[flow/config.mk]
export PLATFORM = sky130hd
export DESIGN_NAME = ALU_TOP
export DESIGN_NICKNAME = ALU_TOP
export VERILOG_FILES = /design/flow/design.v
export SDC_FILE = /design/flow/constraint.sdc
export NUM_CORES = 4
export LEC_CHECK = 0
export CAP_MARGIN = 20
export CORE_MARGIN = 2
export CORE_UTILIZATION = 72
export PLACE_DENSITY_LB_ADDON = 0.28
export SLEW_MARGIN = 20
[flow/constraint.sdc]
create_clock -name core_clock -period 26.1 [get_ports {CLK}]
set_input_delay 5.2200 -clock core_clock [delete_from_list [all_inputs] [get_ports {CLK}]]
set_output_delay 5.2200 -clock core_clock [all_outputs]
set_load 0.01 [all_outputs]
[flow/design.v]
module Decoder(
input       [3:2]            ALU_FUN,
output      reg              Logic_Enable,
output      reg              Shift_Enable,
output      reg              Arith_Enable,
output      reg              CMP_Enable
);
always @(*)               
 begin 
  case (ALU_FUN)
		   2'b00 : 
		   begin 
		    Arith_Enable = 1'b1;
			Shift_Enable = 1'b0;
			Logic_Enable = 1'b0;
			CMP_Enable = 1'b0;
		   end
		   2'b01 :                                       
		   begin 
		    Arith_Enable = 1'b0;
			Shift_Enable = 1'b0;
			Logic_Enable = 1'b1;
			CMP_Enable = 1'b0;
		   end
		   2'b10 :                                       
		   begin 
		    Arith_Enable = 1'b0;
			Shift_Enable = 1'b0;
			Logic_Enable = 1'b0;
			CMP_Enable = 1'b1;
		   end
		   2'b11 :                                       
		   begin 
		    Arith_Enable = 1'b0;
			Shift_Enable = 1'b1;
			Logic_Enable = 1'b0;
			CMP_Enable = 1'b0;
		   end
	endcase 
end 	
endmodule
module Arith_Unit #(parameter Width = 16)
(
input     [Width-1 :0]                 A,
input     [Width-1 :0]                 B,
input                                  CLK,
input                                  RST,
input       [1:0]                      ALU_FUN,
input                                  Arith_Enable,
output      reg[Width-1 :0]            Arith_OUT,
output      reg                        Carry_OUT,
output      reg                        Arith_Flag
);
wire                         High; 
wire                         LOW;
reg   [Width-1 :0]           Arith_OUT_R;
reg                          Arith_Flag_R;
reg                          Carry_OUT_R;
always @(*) 
 begin
  Carry_OUT_R = 1'b0;
  Arith_Flag_R = Arith_Enable;
  if (Arith_Enable)  
   begin 
            Arith_Flag_R = High;
	  case (ALU_FUN)
			   2'b00 :                                       
			   begin 
			   {Carry_OUT_R , Arith_OUT_R} = A + B;
			   end
			   2'b01 :                                      
			   begin 
			   Arith_OUT_R = A - B;
			   end
			   2'b10 :                                      
			   begin
			   Arith_OUT_R = A * B ;
			   end
			   2'b11 :                                     
			   begin
			   Arith_OUT_R = (B == {Width{1'b0}}) ? {Width{1'b1}} : A / B ;
			   end
		endcase 
	end
   else 
    begin
	  Arith_OUT_R= 16'b0;	
	end	
end 	
always @(posedge CLK or negedge RST)                 
 begin 
	 if (!RST)
	  begin
	    Arith_OUT <= 16'b0;
	    Arith_Flag <= 1'b0;
		Carry_OUT <= 1'b0;
	  end
	 else 
	  begin
	    Arith_OUT <= Arith_OUT_R;
 	    Arith_Flag <= Arith_Flag_R;
		Carry_OUT <= Carry_OUT_R;
	  end
 end
assign High = 1'b1;
assign LOW = 1'b0;
endmodule   
module Logic_Unit  #(parameter Width = 16)
(
input       [Width-1 :0]               A,
input       [Width-1 :0]               B,
input                                  CLK,
input       [1:0]                      ALU_FUN,
input                                  RST,
input                                  Logic_Enable,
output      reg                        Logic_Flag,
output      reg[Width-1 :0]            Logic_OUT
);
wire                         High; 
wire                         LOW;
reg    [Width-1 :0]          Logic_OUT_R;
reg                          Logic_Flag_R;
always @(*)               
 begin 
  Logic_Flag_R = Logic_Enable;
  if (Logic_Enable)
   begin
               Logic_Flag_R = High;
	  case (ALU_FUN)
			   2'b00 :                                       
			   begin
			   Logic_OUT_R = A & B;
			   end
			   2'b01 :                                       
			   begin
			   Logic_OUT_R = A | B;
			   end
			   2'b10 :                                       
			   begin
			   Logic_OUT_R = ~(A & B);
			   end
			   2'b11 :                                        
			   begin
			   Logic_OUT_R = ~(A | B);
			   end
		endcase
     end	
	else		
	 begin
	 Logic_OUT_R = 16'b0;
	 end
end 	
always @ (posedge CLK or negedge RST)                 
 begin 
 if (!RST)
  begin
  Logic_OUT <= 16'b0;
  Logic_Flag <= 1'b0;
  end
 else
  begin 
  Logic_OUT <= Logic_OUT_R;
  Logic_Flag <= Logic_Flag_R;
  end
end
assign High = 1'b1;
assign LOW = 1'b0;
endmodule   
module CMP_Unit #(parameter Width = 16)
(
input       [Width-1 :0]               A,
input       [Width-1 :0]               B,
input                                  CLK,
input       [1:0]                      ALU_FUN,
input                                  RST,
input                                  CMP_Enable,
output      reg                        CMP_Flag,
output      reg[Width-1 :0]            CMP_OUT
);
wire                         High; 
wire                         LOW;
reg   [Width-1 :0]           CMP_OUT_R;
reg                          CMP_Flag_R;
always @(*)               
 begin 
  CMP_Flag_R = CMP_Enable;
  CMP_OUT_R = 16'b0;
  if (CMP_Enable)
   begin
               CMP_Flag_R = High;
	  case (ALU_FUN)
			   2'b00 : 
			   begin                                   
				 CMP_OUT_R = 16'b0000;
				 end
			   2'b01 : 
			   begin 
				if (A == B)                                      
				 CMP_OUT_R = 16'b0001;
				 end
			   2'b10 :                                        
			   begin 
				if ( A > B)
				 CMP_OUT_R = 16'b0010;
				 end
			   2'b11 :                                       
			   begin
				if (A < B)
				 CMP_OUT_R = 16'b0011;
				 end
		endcase 
	end
  else
   begin
    CMP_OUT_R = 16'b0;
  end	
end 	
always @ (posedge CLK or negedge RST)                 
begin 
 if (!RST)
  begin
  CMP_OUT <= 16'b0;
  CMP_Flag <= 1'b0;
  end
 else
  begin 
  CMP_OUT <= CMP_OUT_R;
  CMP_Flag <= CMP_Flag_R;
  end
end
assign High = 1'b1;
assign LOW = 1'b0;
endmodule   
module Shift_Unit #(parameter Width = 16)
(
input       [Width-1 :0]                  A,
input       [Width-1 :0]                  B,
input                                     CLK,
input       [1:0]                         ALU_FUN,
input                                     RST,
input                                     Shift_Enable,
output      reg                           Shift_Flag,
output      reg[Width-1 :0]               Shift_OUT
);
wire                         High; 
wire                         LOW;
reg   [Width-1 :0]           Shift_OUT_R;
reg                          Shift_Flag_R;
always @(*)               
 begin 
  Shift_Flag_R = Shift_Enable;
  if (Shift_Enable)
   begin
              Shift_Flag_R = High;
	  case (ALU_FUN)
			   2'b00 :                                        
			   begin 
			   Shift_OUT_R = A >> 16'b0001;
			   end
			   2'b01 :                                        
			   begin
			   Shift_OUT_R = A << 16'b0001;
			   end
			   2'b10 :                                        
			   begin 
			   Shift_OUT_R = B >> 16'b0001;
			   end
			   2'b11 :                                        
			   begin
			   Shift_OUT_R = B << 16'b0001;
			   end
		endcase 
	end
  else
   begin 
     Shift_OUT_R = 16'b0;
  end	 
end 	
always @ (posedge CLK or negedge RST)                 
 begin 
  if (!RST)
   begin 
  Shift_OUT <= 16'b0;
  Shift_Flag <= 1'b0;
   end
  else
   begin  
  Shift_OUT <= Shift_OUT_R;
  Shift_Flag <= Shift_Flag_R;
  end
end
assign High = 1'b1;
assign LOW = 1'b0;
endmodule   
module ALU_TOP #(parameter Width = 16)
( 
input        [Width-1 :0]                                 A,
input        [Width-1 :0]                                 B,
input        [3:0]                                        ALU_FUN,
input                                                     CLK,
input                                                     RST,
output       [Width-1 :0]                                 Arith_OUT,
output                                                    Arith_Flag,
output                                                    Carry_OUT,
output       [Width-1 :0]                                 Logic_Out,
output                                                    Logic_Flag,
output       [Width-1 :0]                                 CMP_OUT,
output                                                    CMP_Flag,
output                                                    Shift_Flag,
output       [Width-1 :0]                                 Shift_OUT
);
wire      Shift_Enable,Logic_Enable,Arith_Enable,CMP_Enable;
Decoder DUT1 (
.ALU_FUN(ALU_FUN[3:2]),
.Logic_Enable(Logic_Enable),
.Shift_Enable(Shift_Enable),
.Arith_Enable(Arith_Enable),
.CMP_Enable(CMP_Enable)
);
Arith_Unit DUT2 (
.A(A),
.B(B),
.CLK(CLK),
.RST(RST),
.ALU_FUN(ALU_FUN[1:0]),
.Arith_Enable(Arith_Enable),
.Arith_OUT(Arith_OUT),
.Carry_OUT(Carry_OUT),
.Arith_Flag(Arith_Flag)
);
Logic_Unit DUT3 (
.A(A),
.B(B),
.CLK(CLK),
.RST(RST),
.ALU_FUN(ALU_FUN[1:0]),
.Logic_Enable(Logic_Enable),
.Logic_Flag(Logic_Flag),
.Logic_OUT(Logic_Out)
);
CMP_Unit DUT4 (
.A(A),
.B(B),
.CLK(CLK),
.RST(RST),
.ALU_FUN(ALU_FUN[1:0]),
.CMP_Enable(CMP_Enable),
.CMP_Flag(CMP_Flag),
.CMP_OUT(CMP_OUT)
);
Shift_Unit DUT5(
.A(A),
.B(B),
.CLK(CLK),
.RST(RST),
.ALU_FUN(ALU_FUN[1:0]),
.Shift_Enable(Shift_Enable),
.Shift_Flag(Shift_Flag),
.Shift_OUT(Shift_OUT)
);
endmodule
[flow/run.sh]
#!/bin/bash
# the make line also repeats each setting of config.mk as NAME=value (left out here)
make -C /OpenROAD-flow-scripts/flow DESIGN_CONFIG=/design/flow/config.mk WORK_HOME=/design/flow/orfs CLKGATE_MAP_FILE= finish
==> results of run 1 <==
## through the flow
| step | TNS, ns | std cells |
|---|---|---|
| after detailed placement | -11.42 | 2624 |
| after global placement | -4.86 | 2624 |
| after floorplan | -3.61 | 1933 |
==> results.txt, run 1 <==
Implementation results. Average cell area after synthesis landed at 7.78 sq um. Tally of buffers added on design ports landed at 92. RePlAce ended its routability-driven mode at a weighted congestion of 1.15. Synthesis inferred 55 register bits.

Summed over all instances, the cell type with the most area after synthesis is ha_1. Multiplexer area fraction after synthesis landed at 0.0463. In the synthesized netlist the dominant register cell turns out to be dfrtp_1. Detailed placement reports a standard cell area of 19500 sq um. Per the run summary, the flow got no further than clock tree synthesis (4_1_cts). Number of enable flip-flop cells landed at 0. Area share of the leading cell type in the synthesized netlist landed at 0.198. After synthesis, the largest family of logic cells by area is adder cells. The tool reported: "[ERROR DPL-0038] Utilization greater than 100%, impossible to legalize".

Counting instances in the post-synthesis netlist gives the leading cell types as ha_1, nor2_1, inv_1. For this run, the register share of the synthesized area comes to 0.0922. Number of warnings issued by yosys landed at 5. Die outline width landed at 148 um. After synthesis, the chip area reported by Yosys is 14900 sq um. Per the synthesis report, the adder-cell share of the synthesized area is 0.308.

The number of cells reported by Yosys stat comes to 1920. Area of the die landed at 21900 sq um. In the post-synthesis netlist, the biggest area contributors are ha_1, fa_1, dfrtp_1. Standard-cell row count landed at 52. Core footprint landed at 20300 sq um. Share of the core filled by cells before placement landed at 0.735.

Of all flip-flops after synthesis, the portion carrying an async set or reset was 1.00. The run stopped with a tool error. Count of pins on the block boundary landed at 107. STA on the placed design reports a worst setup slack of -5.51 ns. Detailed placement ended at an HPWL of 57600 um. Of the total synthesized cell area, the portion taken by AND-OR and OR-AND cells is 0.207. Netlist area before placement landed at 14900 sq um. Instance count of the mapped netlist landed at 1920. The floorplan step set the die height to 148 um.

Synthesis instantiated 84 different standard cells from the library. Sorting the synthesis cell report by count puts at the top ha_1. Basic-gate share of the synthesized area counting and, or, nand and nor cells landed at 0.189.

The cell-mix breakdown from Yosys lists the XOR/XNOR area share as 0.0821.
==> run 2: changes to the inputs <==
ABC_AREA = 1   (was not set)
CORE_UTILIZATION = 52   (was 72)
PLACE_DENSITY_LB_ADDON = not set   (was 0.28)
clock period = 28.9 ns   (was 26.1 ns; I/O delays follow)
==> run 2 against run 1 <==
The run now finishes clean. Die area rose by 44%. Synthesized cell count rose by 22%. Synthesized area rose by 4.9%.
==> results.txt, run 2 <==
Status on the layout run. The run finished with no timing, DRC or antenna violations. Number of enable flip-flop cells landed at 0 (unchanged). The biggest area contributor in the post-synthesis netlist is ha_1.

On the reported timing paths, the clock transition at the registers reads 0.08 ns. Wire length of the first global-routing pass landed at 82900 um. STA classifies the critical path startpoint as a primary input. The post-synthesis xor/xnor area fraction is 0.0513 (-0.0308).

Via density per instance landed at 5.60. Combinational gate power landed at 0.000639 W. Looking at the critical path, the single cell with the biggest stage delay is clkdlybuf4s50_1. In the final report, the number of pins over their slew limit comes to 0.

The synthesis run identifies the leading combinational cell family as adder cells. Worst IR drop on VDD landed at 0.0000529 V. For the finished layout, the period the worst path requires is 27.47 ns. The count of pins on the block boundary came to 107 (unchanged). Synthesis-to-layout area growth landed at 20.6%. Final number of setup-violating endpoints landed at 0.

Share of flip-flops with an asynchronous set or reset landed at 1.00 (unchanged). Arithmetic-cell share of the synthesized area counting full adders, half adders and majority gates landed at 0.293 (-0.0144). Global routing finished with a remaining overflow of 0. In the final design database the tool counted 2848 nets. Number of fillers in the final layout landed at 2772. The tally of buffers added on design ports was 92 (unchanged).

Power drawn by the sequential cells landed at 0.0000847 W. Count of tool warnings landed at 63. Buffer levels on the longest clock path landed at 2. The via count of the first global-routing pass is 15300. The initial antenna violation count came to 0.

The number of cells in Yosys stat is 2344 (+22%). By instance count, the leading cell after synthesis is nand2_1. Looking at the max-slew report, the worst-margin pin has a slew of 0.942 ns. Total power divided by cell area landed at 42.0 nW/um^2. Yosys stat chip area landed at 15700 sq um (+4.9%). Standard-cell row count landed at 63 (+21%).

The timing report shows the most common cell along the critical path to be nand2_1. The worst setup path is captured at a register. Total net switching power landed at 0.000411 W. Multiplexer area fraction after synthesis landed at 0 (-0.0463). In the power breakdown, the biggest contributor is combinational logic. The height of the die is 178 um (+20%). CTS saw 55 sinks. Per the slew report, the remaining headroom to the max-slew limit stands at 0.370. The instance count of the mapped netlist was 2344 (+22%). The power report lists cell-internal power as 0.000383 W. The average cell area after synthesis is 6.68 sq um (-14%). Number of DRC violations after detailed routing landed at 0. Number of buffer and inverter stages on the critical path landed at 20. The area share of the leading cell type in the synthesized netlist is 0.189 (-0.00925). Total power draw landed at 0.000794 W. After routing, the total negative slack on setup checks comes to 0 ns. Number of warnings issued by yosys landed at 5 (unchanged). Portion of the post-synthesis area used by sequential elements landed at 0.0879 (-0.00431).

According to the hold report, the worst path is of the in -> async type. Across all layers, the routed design uses 16100 vias. The pre-antenna-repair detailed-routing pass consisted of 6 iterations. Achievable clock frequency landed at 36.4 MHz. Across the run, the number of max-cap violations was 0. The netlist area before placement was 15700 sq um (+4.9%).

In the post-synthesis netlist, the biggest area contributors are ha_1, nand2_1, fa_1. Entering global routing, the biggest net connects 56 pins. Required time of the critical path landed at 29.10 ns. The detailed placement HPWL was 40800 um (-29%). Worst setup slack after placement landed at -1.01 ns (+4.50 ns). The basic-gate share of the synthesized area counting and, or, nand and nor cells is 0.281 (+0.0920). Clock share of power landed at 0.088. Weighted congestion reported at the end of routability-driven placement landed at 0.957 (-17%).

Switching power as a fraction of the total was reported as 0.518. Critical path depth landed at 180. The most used flip-flop cell after synthesis is dfrtp_1. Power share of the combinational group landed at 0.805. Endpoints failing hold in the final report were tallied at 0.

Largest incremental delay on the critical path landed at 0.43 ns. The worst setup path is of the in -> reg kind. Number of antenna cells inserted landed at 0. Share of the core filled by cells before placement landed at 0.528 (-0.207). The count of distinct cell types in the synthesized netlist is 66 (-21%).

Leakage power landed at 10.1 nW. Post-layout period usage of the worst path landed at 0.951. Die outline width landed at 178 um (+20%). Worst hold margin landed at 5.61 ns. The root buffer cell chosen for the clock tree is clkbuf_16. Area of the die landed at 31500 sq um (+44%). Detailed-route wire length landed at 54100 um. Arrival time of data at the critical path endpoint landed at 27.67 ns.

Number of buffers inserted by hold repair at cts landed at 0. The area fraction in compound gates was 0.155 (-0.0520).

In this run the number of H-tree levels came out at 2. Number of antenna-violating nets in the routed design landed at 0. TritonCTS built the clock tree.

Across all setup checks in the final design, the least slack found is 1.43 ns. The flip-flop and latch count after synthesis is 55 (unchanged). Dividing the detail-routed wire length by the instance count gives 18.8 um. Core footprint landed at 29600 sq um (+46%).

Share of power burned in registers landed at 0.107. The detailed router finished its first iteration with 1222 violations. For reference, the critical path is launched at B[9]. Aggregate global-route resource usage landed at 0.338. OpenSTA lists the critical path endpoint as DUT2.Arith_OUT[0]. Yosys reports that the most numerous cell types are nand2_1, inv_1, ha_1. Highest fanout seen on the critical path landed at 14. The clock network consumes a total of 0.0000699 W. The number of clock buffers added by TritonCTS is 5.

The kind of cell with the highest combined delay along the critical path is simple AND/OR/NAND/NOR gates.
-- run 2: cell type report --
type / count / area, sq um / share of cell area
multi-input combinational: 1787 / 13300 / 0.702
timing repair buffer: 219 / 1970 / 0.104
inverter: 423 / 1640 / 0.0866
sequential: 55 / 1380 / 0.0729
tap: 390 / 488 / 0.0258
clock buffer: 5 / 125 / 0.00662
clock inverter: 2 / 37.5 / 0.00199
timing repair inverter: 1 / 6.26 / 0.000331
-- run 2: per-stage QoR --
step                      area (sq um)   util  std cells
final                            18900  0.637       2882
after global routing             18900  0.637       2882
after CTS                        17400  0.588       2830
after detailed placement         17200  0.580       2819
after global placement           17200  0.580       2819
after floorplan                  15700      -       2357
-- run 2: timing repair --
| item | 4_1_cts | 5_1_grt |
|---|---|---|
| endpoints found under the setup margin | 1 | 2 |
| resized | 15 | 217 |
| setup buffers | 4 | 49 |
| pin swaps | 0 | 70 |
| cloned | 0 | 3 |
-- run 2: routing by layer --
metal / track usage / routed length, um
met5: 0 / 0
met4: 0.0967 / 1800
met3: 0.0401 / 3420
met2: 0.589 / 26100
met1: 0.439 / 22800
==> run 3: changes to the inputs <==
ABC_AREA = not set   (was 1)
CORE_UTILIZATION = 72   (was 52)
CTS_CLUSTER_DIAMETER = 28   (was not set)
CTS_CLUSTER_SIZE = 80   (was not set)
PLACE_DENSITY_LB_ADDON = 0.28   (was not set)
SETUP_SLACK_MARGIN = 5.0   (was not set)
TNS_END_PERCENT = 40   (was not set)
clock period = 35.0 ns   (was 28.9 ns; I/O delays follow)
==> run 3 against run 2 <==
The run now fails in global routing (5_1_grt). Synthesized cell count is 18% lower. Die area is 31% lower. Synthesized area is 4.7% lower.
==> results.txt, run 3 <==
Implementation results. Buffer levels on the longest clock path landed at 2 (unchanged). Count of distinct cell types in the synthesized netlist landed at 84 (+27%). Number of cells in Yosys stat landed at 1920 (-18%).

The count of pins on the block boundary came to 107 (unchanged). The flow halted during global routing (5_1_grt). Arithmetic-cell share of the synthesized area counting full adders, half adders and majority gates landed at 0.308 (+0.0144). Height of the die landed at 148 um (-17%). The flow did not finish.

Remaining global-route overflow landed at 61. Average cell area after synthesis landed at 7.78 sq um (+16%). The share of flip-flops with an asynchronous set or reset came to 1.00 (unchanged). The tree is rooted in a clkbuf_16.

Number of buffers created by CTS landed at 5 (unchanged). Number of enable flip-flop cells landed at 0 (unchanged). The most used flip-flop cell after synthesis is dfrtp_1.

The core footprint is 20300 sq um (-32%). Overall routing resource usage recorded by global route was 0.785. The post-synthesis xor/xnor area fraction came to 0.0821 (+0.0308). The standard-cell row count was 52 (-17%).

Basic-gate share of the synthesized area counting and, or, nand and nor cells landed at 0.189 (-0.0920). Area fraction in compound gates landed at 0.207 (+0.0520). The first error in the log reads "[ERROR GRT-0232] Routing congestion too high. Check the congestion heatmap in the GUI". Area of the die landed at 21900 sq um (-31%).

Share of the core filled by cells before placement landed at 0.735 (+0.207). Sorting the synthesized cells by area gives the leading types as ha_1, fa_1, dfrtp_1. Detailed placement HPWL landed at 41200 um (+1.0%). Area share of the leading cell type in the synthesized netlist landed at 0.198 (+0.00925).

The yosys stat chip area is 14900 sq um (-4.7%). The weighted congestion reported at the end of routability-driven placement is 1.04 (+8.2%). Yosys shows that the main logic family after synthesis is adder cells. The tally of buffers added on design ports was 92 (unchanged). The largest total area in the synthesized netlist belongs to ha_1.

The instance count of the mapped netlist was 1920 (-18%). The multiplexer area fraction after synthesis came to 0.0463 (+0.0463). After synthesis, the most frequently instantiated cells are ha_1, nor2_1, inv_1.

The netlist area before placement was 14900 sq um (-4.7%). The number of buffers inserted by hold repair at cts was 0 (unchanged). Number of warnings issued by yosys landed at 5 (unchanged). The total clock sinks is 55 (unchanged). Portion of the post-synthesis area used by sequential elements landed at 0.0922 (+0.00431). For this run the top cell type by instance count after synthesis was ha_1. Cell count after placement landed at 2233 (-21%). The die outline width was 148 um (-17%).

The deepest level of the CTS H-tree is 2 (unchanged). The flip-flop and latch count after synthesis came to 55 (unchanged).
-- run 3: metal layers --
| layer | track usage | overflow |
|---|---|---|
| met1 | 0.790 | 3 |
| met2 | 0.949 | 34 |
| met3 | 0.639 | 1 |
| met4 | 0.762 | 23 |
| met5 | 0.282 | 0 |
-- run 3: through the flow --
stage / worst slack (ns) / cell area [sq um]
after floorplan: 4.57 / 15500
after global placement: 0.808 / 16500
after detailed placement: -0.236 / 16500
after CTS: 3.36 / 17600
-- run 3: repair_timing --
| action | 4_1_cts |
|---|---|
| endpoints found under the setup margin | 3 |
| resized | 87 |
| pin swaps | 48 |
| buffers inserted | 72 |
| cloned | 2 |
Power and IR drop assume default switching activity.
